==> try-cedar: inputs <==
## top_logic
module top_logic(  
		clk,
		rst,
		frz,
		level,
		Dout,
		vsync,
		hsync,
		VGA_R,
		VGA_G,
		VGA_B,
		BTNU,
		BTND,
		BTNL,
		BTNR,
        seven_seg,
        sel,
        pattern_select,
         I_spi_miso,
         O_spi_sck,
         O_spi_cs,
         O_spi_mosi
);
	input clk;
    input rst;
    input frz;
    input [4:0]level;
    input Dout;
    output vsync;
    output hsync;
    output [3:0] VGA_R;
    output [3:0] VGA_G;
    output [3:0] VGA_B;
    input BTNU;
    input BTND;
    input BTNR;
    input BTNL;
    output [7:0]seven_seg;
    output [7:0] sel;
    wire left;
    wire right;
    wire up;
    wire down;
    assign left=BTNL;
    assign right=BTNR;
    assign up=BTNU;
    assign down=BTND;
    input    I_spi_miso;  
    output  wire         O_spi_sck;  
    output  wire         O_spi_cs  ;  
    output  wire         O_spi_mosi ;    
    input pattern_select;
  ...
Settings: LEC_CHECK=0, ABC_AREA=0, CAP_MARGIN=20, CELL_PAD_IN_SITES_GLOBAL_PLACEMENT=0, CORE_ASPECT_RATIO=1.01, CORE_MARGIN=2, CORE_UTILIZATION=72, PLACE_DENSITY=0.64, SETUP_SLACK_MARGIN=0.26, SLEW_MARGIN=35, TNS_END_PERCENT=85; clock period 12.3 ns.
run.sh (not shown) runs the stock make flow with config.mk's settings and CLKGATE_MAP_FILE=.
==> try-juniper: changes against try-cedar <==
Settings changed: CELL_PAD_IN_SITES_GLOBAL_PLACEMENT 0 to default, CORE_ASPECT_RATIO 1.01 to default, PLACE_DENSITY 0.64 to 0.35, SETUP_SLACK_MARGIN 0.26 to 1.64, SLEW_MARGIN 35 to 20, TNS_END_PERCENT 85 to default.
==> flow/constraint.sdc (replaced) <==
create_clock -name core_clock -period 9.39 [get_ports {clk}]
set_input_delay 1.8780 -clock core_clock [delete_from_list [all_inputs] [get_ports {clk}]]
set_output_delay 1.8780 -clock core_clock [all_outputs]
set_load 0.01 [all_outputs]
==> try-sierra: changes against try-cedar <==
Settings changed: ABC_AREA 0 to 1, PLACE_DENSITY 0.64 to default, PLACE_DENSITY_LB_ADDON from default to 0.21.
==> flow/constraint.sdc (replaced) <==
create_clock -name core_clock -period 11.4 [get_ports {clk}]
set_input_delay 2.2800 -clock core_clock [delete_from_list [all_inputs] [get_ports {clk}]]
set_output_delay 2.2800 -clock core_clock [all_outputs]
set_load 0.01 [all_outputs]
==> try-fjord: changes against try-cedar <==
Settings changed: ABC_AREA 0 to default, CELL_PAD_IN_SITES_GLOBAL_PLACEMENT 0 to default, CORE_ASPECT_RATIO 1.01 to default, CORE_UTILIZATION 72 to 63, PLACE_DENSITY 0.64 to default, SETUP_SLACK_MARGIN 0.26 to 3.95, SLEW_MARGIN 35 to 20, TNS_END_PERCENT 85 to default.
==> flow/constraint.sdc (replaced) <==
create_clock -name core_clock -period 14.8 [get_ports {clk}]
set_input_delay 2.9600 -clock core_clock [delete_from_list [all_inputs] [get_ports {clk}]]
set_output_delay 2.9600 -clock core_clock [all_outputs]
set_load 0.01 [all_outputs]
==> summary of the runs <==
- try-sierra reached the layout checks and failed them: negative setup slack. try-fjord finished with timing, DRC and antenna clean. try-cedar produced a layout that fails on negative setup slack. try-juniper reached the layout checks and failed them: negative setup slack.
- Utilization: try-fjord < try-cedar < try-sierra < try-juniper.
- Between try-juniper and try-sierra, the lower die area is in try-juniper (gap 4.5%, measured against try-sierra).
- Against try-cedar, the routed wire length of try-juniper is higher by about 20%.
- Cell count is about the same in try-cedar and try-fjord.
- Clock skew, highest first: try-sierra, try-cedar, try-fjord, try-juniper.

==> v17: inputs <==
top_logic again, from the RTL that the note above started with.
clock: 20.0 ns
lec_check: 0
abc_area: 1
cap_margin: 20
cell_pad_in_sites_global_placement: 1
core_margin: 4
core_utilization: 15
cts_cluster_diameter: 328
gpl_routability_driven: 0
place_density_lb_addon: 0.05
setup_slack_margin: -0.55
slew_margin: 20
tns_end_percent: 5
==> v26 (differences from v17) <==
Settings changed: ABC_AREA 1 to default, CELL_PAD_IN_SITES_DETAIL_PLACEMENT from default to 1, CELL_PAD_IN_SITES_GLOBAL_PLACEMENT 1 to default, CORE_UTILIZATION 15 to 67, CTS_CLUSTER_DIAMETER 328 to 65, PLACE_DENSITY_LB_ADDON 0.05 to default, SETUP_SLACK_MARGIN -0.55 to default, TNS_END_PERCENT 5 to default.
==> flow/constraint.sdc (replaced) <==
create_clock -name core_clock -period 16.2 [get_ports {clk}]
set_input_delay 3.2400 -clock core_clock [delete_from_list [all_inputs] [get_ports {clk}]]
set_output_delay 3.2400 -clock core_clock [all_outputs]
set_load 0.01 [all_outputs]
==> v34 (differences from v17) <==
Settings changed: ABC_AREA 1 to default, CAP_MARGIN 20 to 30, CELL_PAD_IN_SITES_GLOBAL_PLACEMENT 1 to default, CORE_MARGIN 4 to 2, CORE_UTILIZATION 15 to 72, CTS_CLUSTER_DIAMETER 328 to default, GPL_ROUTABILITY_DRIVEN 0 to default, PLACE_DENSITY_LB_ADDON 0.05 to default, SETUP_SLACK_MARGIN -0.55 to default, TNS_END_PERCENT 5 to default.
==> flow/constraint.sdc (replaced) <==
create_clock -name core_clock -period 12.9 [get_ports {clk}]
set_input_delay 2.5800 -clock core_clock [delete_from_list [all_inputs] [get_ports {clk}]]
set_output_delay 2.5800 -clock core_clock [all_outputs]
set_load 0.01 [all_outputs]
==> notes <==
Against v34, the cell area of v17 is larger by 10%. Of v34 and v17, v34 has the higher fmax (gap about 15%, measured against v17). Against v17, the synthesized area of v26 is smaller by about 4.6%. In v17 the worst hold slack is better than in v34, by 0.032 ns. Die area: v26 is larger than v34 (about 10%). Against v34, the routed wire length of v17 is higher by 61%. Cell count: v34 is smaller than v17 (40%). Against v34, the sequential share of layout area of v17 is lower by 0.49 points. In sequential cell count, v34 and v17 do not differ. v26 ended with an error in global routing (5_1_grt) with GRT-0116. v34 finished with negative setup slack left. v17 passed the timing, design-rule and antenna checks.

==> run G <==
Starting RTL as in the previous note.
==> flow/design.v (excerpt) <==
module top_logic(  
		clk,
		rst,
		frz,
		level,
		Dout,
		vsync,
		hsync,
		VGA_R,
		VGA_G,
		VGA_B,
		BTNU,
		BTND,
		BTNL,
		BTNR,
        seven_seg,
        sel,
        pattern_select,
         I_spi_miso,
         O_spi_sck,
         O_spi_cs,
         O_spi_mosi
);
==> flow/config.mk <==
export PLATFORM = sky130hd
export DESIGN_NAME = top_logic
export DESIGN_NICKNAME = top_logic
export VERILOG_FILES = /design/flow/design.v
export SDC_FILE = /design/flow/constraint.sdc
export NUM_CORES = 4
export LEC_CHECK = 0
export ABC_AREA = 1
export CAP_MARGIN = 20
export CELL_PAD_IN_SITES_GLOBAL_PLACEMENT = 0
export CORE_ASPECT_RATIO = 1.01
export CORE_MARGIN = 2
export CORE_UTILIZATION = 72
export PLACE_DENSITY = 0.35
export SETUP_SLACK_MARGIN = 0.26
export SLEW_MARGIN = 5
export TNS_END_PERCENT = 85
==> flow/constraint.sdc <==
create_clock -name core_clock -period 9.37 [get_ports {clk}]
set_input_delay 1.8740 -clock core_clock [delete_from_list [all_inputs] [get_ports {clk}]]
set_output_delay 1.8740 -clock core_clock [all_outputs]
set_load 0.01 [all_outputs]
==> run C (differences from run G) <==
Settings changed: ABC_AREA 1 to default, CAP_MARGIN 20 to 30, CELL_PAD_IN_SITES_GLOBAL_PLACEMENT 0 to default, CORE_ASPECT_RATIO 1.01 to default, CTS_CLUSTER_DIAMETER from default to 258, PLACE_DENSITY 0.35 to default, SETUP_SLACK_MARGIN 0.26 to 1.51, SLEW_MARGIN 5 to 20, TNS_END_PERCENT 85 to default.
==> flow/constraint.sdc (replaced) <==
create_clock -name core_clock -period 12.0 [get_ports {clk}]
set_input_delay 2.4000 -clock core_clock [delete_from_list [all_inputs] [get_ports {clk}]]
set_output_delay 2.4000 -clock core_clock [all_outputs]
set_load 0.01 [all_outputs]
==> qor summary <==
| metric | run G | run C |
|---|---|---|
| Run status | did not finish | finished with violations |
| Stage where the flow stopped | global routing (5_1_grt) | - |
| Layout check failures | - | setup timing |
| Yosys chip area | 0.113 sq mm | 0.108 sq mm |
| Chip footprint | 0.160 sq mm | 0.153 sq mm |
| Total CTS buffers | 40 | 39 |
| Simple-gate share of the synthesized area | 15.6% | 12.4% |
| Worst Setup Slack post-DPL | -3.76 ns | -2.08 ns |
| Total half-perimeter wirelength after legalization and detailed placement | 324 mm | 243 mm |
| Effective utilization at floorplan | 72.3% | 72.3% |
| Register area share after synthesis | 5.38% | 5.63% |
| Total placed instance area | 0.130 sq mm | 0.115 sq mm |
| Placeable core area | 0.157 sq mm | 0.149 sq mm |
| Adder-cell share of the synthesized area | 54.2% | 56.8% |
| Area fraction in compound gates | 6.12% | 7.07% |
| Std-Cell Rows | 146 | 142 |
| Placed cell count | 17,797 | 14,560 |
| Yosys stat cell total | 14,146 | 12,136 |
| Area fraction in mux cells | 0.0354% | 0.496% |
| Count of buffers added by post-CTS timing repair for setup | 82 | 102 |
| Die Height | 402 um | 391 um |
| Area fraction in xor and xnor cells | 4.29% | 5.19% |
| Routability Congestion | 1.06 | 0.977 |
| Count of instances resized after the clock tree is built | 444 | 369 |
| Horizontal die size | 399 um | 391 um |
| Post-synthesis instance area | 0.113 sq mm | 0.108 sq mm |

==> inputs of pepper <==
top_logic again, from the RTL that the note above started with.
Design top_logic, start of the top module:
module top_logic(  
		clk,
		rst,
		frz,
		level,
		Dout,
		vsync,
		hsync,
		VGA_R,
		VGA_G,
		VGA_B,
		BTNU,
		BTND,
		BTNL,
		BTNR,
        seven_seg,
        sel,
        pattern_select,
         I_spi_miso,
         O_spi_sck,
         O_spi_cs,
         O_spi_mosi
);
clock: 12.9 ns
lec_check: 0
cap_margin: 30
core_margin: 2
core_utilization: 72
place_density: 0.35
setup_slack_margin: 3.74
slew_margin: 20
==> juniper (differences from pepper) <==
ABC_AREA = 1   (was not set)
CAP_MARGIN = 0   (was 30)
CTS_CLUSTER_DIAMETER = 324   (was not set)
CTS_CLUSTER_SIZE = 10   (was not set)
PLACE_DENSITY = not set   (was 0.35)
SETUP_SLACK_MARGIN = 0.51   (was 3.74)
TNS_END_PERCENT = 40   (was not set)
==> flow/constraint.sdc (replaced) <==
create_clock -name core_clock -period 7.37 [get_ports {clk}]
set_input_delay 1.4740 -clock core_clock [delete_from_list [all_inputs] [get_ports {clk}]]
set_output_delay 1.4740 -clock core_clock [all_outputs]
set_load 0.01 [all_outputs]
==> onyx (differences from pepper) <==
CAP_MARGIN = 20   (was 30)
CORE_UTILIZATION = 44   (was 72)
PLACE_DENSITY = not set   (was 0.35)
SETUP_SLACK_MARGIN = not set   (was 3.74)
==> flow/constraint.sdc (replaced) <==
create_clock -name core_clock -period 16.9 [get_ports {clk}]
set_input_delay 3.3800 -clock core_clock [delete_from_list [all_inputs] [get_ports {clk}]]
set_output_delay 3.3800 -clock core_clock [all_outputs]
set_load 0.01 [all_outputs]
==> comparison table <==
metric	onyx	juniper	pepper
Result of the run	no timing/DRC/antenna violations	did not finish	failed layout checks
Stage where the flow stopped	-	global routing	-
Reasons for failing layout checks	-	-	negative setup slack
Worst setup slack before clock tree synthesis	0.905 ns	-5.95 ns	-1.16 ns
Data arrival time at the worst-slack endpoint	16.14 ns	-	14.00 ns
Total vias in the final route	78800	-	85100
Drt via density	5.14	-	5.76
Critical path endpoint	VGA.bullet2.color[10]	-	VGA.bullet2.color[10]
Total number of warnings across the stage logs	141	-	146
Starting DRT DRC Count	4468	-	7014
Basic-gate share of the synthesized area counting and, or, nand and nor cells	0.124	0.156	0.124
Largest fanout of any net on the critical path	11	-	4
Fin Clk Skew	0.0406 ns	-	0.0358 ns
Clock tree cell share of total cell area	0.0141	-	0.0108
1st-pass router iterations	9	-	8
Final count of hold timing violations	0	-	0
Shortest clock period the worst path allows after layout	15.61 ns	-	13.50 ns
Length in cells of the worst reg-to-reg path	57	-	57
Max-slew violations	0	-	0
